==> run G: inputs <==
==> flow/design.v <==
module fpmultiplier (output logic [31:0] product, output logic ready,
		input logic [31:0] a, input logic clock, nreset);
enum {activation, start, loada, loadb, check, special, regularcalculation,carries, final_output}state;
logic [31:0] multi_a, multi_b;
logic [47:0] manti_48bit;
logic [22:0] manti_23bit; 
logic [9:0] expon; 
logic sign;
logic infinite_a,NaN_a,zero_a,infinite_b,NaN_b,zero_b; 
assign  infinite_a = (multi_a[30:23]==8'b11111111)&&(multi_a[22:0]==0);
assign  NaN_a = (multi_a[30:23]==8'b11111111)&&(multi_a[22:0]!=0);
assign  zero_a = (multi_a[30:23]==0);
assign  infinite_b = (multi_b[30:23]==8'b11111111)&&(multi_b[22:0]==0);
assign  NaN_b = (multi_b[30:23]==8'b11111111)&&(multi_b[22:0]!=0);
assign  zero_b = (multi_b[30:23]==0); 
always_ff @(posedge clock, negedge nreset)
if (~nreset)
  begin 
  product <=0;
  multi_a <= 0;
  multi_b <= 0;
  state <= start;
  ready <= 0;
  end
else
begin 
  case (state)
    activation:
           begin
           ready <=1;
           end
    start: 
           begin
           ready <= 0;
           state <= loada;
           end
    loada: 
           begin 
           multi_a <= a;
           state <= loadb;
           end
    loadb: 
           begin
           multi_b <= a;
           state <= check;        
           end
    check:
           begin
           sign <= multi_a[31]^multi_b[31];
           if(NaN_a||infinite_a||zero_a||NaN_b||infinite_b||zero_b)
           state <= special;
           else
           state <= regularcalculation;
           end
    special:
           begin
            state <= final_output;
            if (NaN_a||NaN_b) 
              begin
              expon <= 10'b0011111111;
              manti_23bit <= 1;
              end
            else if (infinite_a||infinite_b) 
              begin
              if (zero_a|zero_b)  
                begin
                expon <= 10'b0011111111;
                manti_23bit <= 1;  
                end
              else 
                begin
                expon <= 10'b0011111111;
                manti_23bit <= 0;
                end
              end
            else 
              begin 
              expon <= 10'b0000000000;
              manti_23bit <= 0;
              end
           end
    regularcalculation:
           begin
           state <= carries;
           sign <= multi_a[31]^multi_b[31];
           manti_48bit <= {1'b1, {multi_a[22:0]}}*{1'b1, {multi_b[22:0]}};
           expon <= {2'b00,multi_a[30:23]}+{2'b00,multi_b[30:23]}-10'd127; 
           end 
    carries:
           begin 
           state <= final_output;
           if (manti_48bit[47]==1)  
             begin
             expon <= expon + 1'b1; 
             manti_48bit <= manti_48bit>>1|{{25{1'b0}},1'b1,{22{1'b0}}}; 
             end
           else
             begin  
             manti_48bit <= manti_48bit|{{25{1'b0}},1'b1,{22{1'b0}}}; 
             end
           end
    final_output:
           begin 
           ready <= 1;
           state <= start;        
           if (NaN_a||infinite_a||zero_a||NaN_b||infinite_b||zero_b)
             product <= {sign,expon[7:0],manti_23bit};
           else if ($signed(expon) >= 255)
             product <= {sign,8'b11111111,23'd0};
           else if ($signed(expon) <= 0)
             product <= {sign,31'd0};
           else 
             product <= {sign,expon[7:0],manti_48bit[45:23]};
           end 
  endcase
end
endmodule
==> flow/run.sh <==
#!/bin/bash
# the make line also repeats each setting of config.mk as NAME=value (left out here)
make -C /OpenROAD-flow-scripts/flow DESIGN_CONFIG=/design/flow/config.mk WORK_HOME=/design/flow/orfs CLKGATE_MAP_FILE= finish
==> flow/config.mk <==
export PLATFORM = sky130hd
export DESIGN_NAME = fpmultiplier
export DESIGN_NICKNAME = fpmultiplier
export VERILOG_FILES = /design/flow/design.v
export SDC_FILE = /design/flow/constraint.sdc
export NUM_CORES = 4
export LEC_CHECK = 0
export CAP_MARGIN = 20
export CELL_PAD_IN_SITES_GLOBAL_PLACEMENT = 0
export CORE_ASPECT_RATIO = 1.3
export CORE_MARGIN = 4
export CORE_UTILIZATION = 35
export CTS_CLUSTER_SIZE = 24
export MAX_ROUTING_LAYER = met4
export PLACE_DENSITY_LB_ADDON = 0.16
export SLEW_MARGIN = 20
==> flow/constraint.sdc <==
create_clock -name core_clock -period 8.18 [get_ports {clock}]
set_input_delay 1.6360 -clock core_clock [delete_from_list [all_inputs] [get_ports {clock}]]
set_output_delay 1.6360 -clock core_clock [all_outputs]
set_load 0.01 [all_outputs]
==> inputs of run D, as changes to run G <==
ABC_AREA = 1   (was default)
CORE_ASPECT_RATIO = 0.99   (was 1.3)
CORE_MARGIN = 2   (was 4)
CORE_UTILIZATION = 72   (was 35)
PLACE_DENSITY = 0.37   (was default)
PLACE_DENSITY_LB_ADDON = default   (was 0.16)
==> flow/constraint.sdc (replaced) <==
create_clock -name core_clock -period 6.24 [get_ports {clock}]
set_input_delay 1.2480 -clock core_clock [delete_from_list [all_inputs] [get_ports {clock}]]
set_output_delay 1.2480 -clock core_clock [all_outputs]
set_load 0.01 [all_outputs]
==> inputs of run H, as changes to run G <==
CELL_PAD_IN_SITES_GLOBAL_PLACEMENT = default   (was 0)
CORE_ASPECT_RATIO = default   (was 1.3)
CORE_MARGIN = 2   (was 4)
CORE_UTILIZATION = 72   (was 35)
CTS_CLUSTER_SIZE = default   (was 24)
MAX_ROUTING_LAYER = default   (was met4)
PLACE_DENSITY = 0.64   (was default)
PLACE_DENSITY_LB_ADDON = default   (was 0.16)
==> flow/constraint.sdc (replaced) <==
create_clock -name core_clock -period 7.22 [get_ports {clock}]
set_input_delay 1.4440 -clock core_clock [delete_from_list [all_inputs] [get_ports {clock}]]
set_output_delay 1.4440 -clock core_clock [all_outputs]
set_load 0.01 [all_outputs]
==> notes <==
- Power, lowest first: run G, run H, run D.
- Register-to-register slack: run D < run H < run G.
- In run H the routed wire length is lower than in run G, by 10%.
- The highest clock power belongs to run D, the lowest to run G.
- Run D reached the layout checks and failed them: negative setup slack. Run G completed with no timing, DRC or antenna violations. Run H ran to the end with no violations.
- Sequential cell count is the same in run H and run G.
- Sequential share of layout area, highest first: run H, run G, run D.
- Non-clock buffer count, lowest first: run G, run H, run D.
- Clock-buffer cell count is the same in run H and run G.
- The highest worst setup slack belongs to run G, the lowest to run D.
- Between run G and run H, the lower cell area is in run H (gap 0.44%, measured against run H).
- Synthesized area: run H is smaller than run D (4.8%).
==> figures <==
|  | run H | run G | run D |
|---|---|---|---|
| Outcome | timing/DRC/antenna clean | timing/DRC/antenna clean | failed layout checks |
| Violated checks | - | - | negative setup slack |
| Peak per-stage delay on the critical path | 0.62 ns | 0.83 ns | 0.57 ns |
| Met3 wire length | 4981 um | 2789 um | 15510 um |
| P_int | 1.289 mW | 1.223 mW | 1.531 mW |
| Simple-Gate Area Share | 14.77% | 14.77% | 16.29% |
| Share of total power in combinational logic | 2.2% | 2.2% | 2.3% |
| Length in cells of the worst reg-to-reg path | 22 | 23 | 24 |
| R2R Path End | manti_48bit[40] | manti_48bit[38] | manti_48bit[34] |
| Floorplan Utilization | 73.10% | 35.34% | 73.48% |
| Proportion of cell area spent on the clock network | 2.046% | 2.250% | 1.946% |
| Floorplan Nets | 3289 | 3289 | 3984 |
| Number of gates resized after cts | 0 | 0 | 195 |
| Worst-case vdd ir drop | 146.7 uV | 122.8 uV | 212.2 uV |
| Plain + repair buffers | 191 | 141 | 378 |
| Start point of the critical path | multi_a[20] | multi_b[11] | multi_a[15] |
| Clock Buffer Count | 17 | 17 | 18 |
| Max stage delay cell, worst path | sky130_fd_sc_hd__dfrtp_1 | sky130_fd_sc_hd__dfrtp_1 | sky130_fd_sc_hd__fa_1 |
| Power in the clock group | 0.853 mW | 0.843 mW | 1.11 mW |
| Worst skew pair latency | 0.43 ns | 0.46 ns | 0.46 ns |
| Count of distinct cell types in the synthesized netlist | 71 | 71 | 43 |
| Wire length per cell after detailed routing | 21.42 um | 21.12 um | 24.16 um |
| Final non-filler cell area | 26910 sq um | 27020 sq um | 31060 sq um |
| Core Rows | 67 | 110 | 68 |
Power and IR drop assume default switching activity.
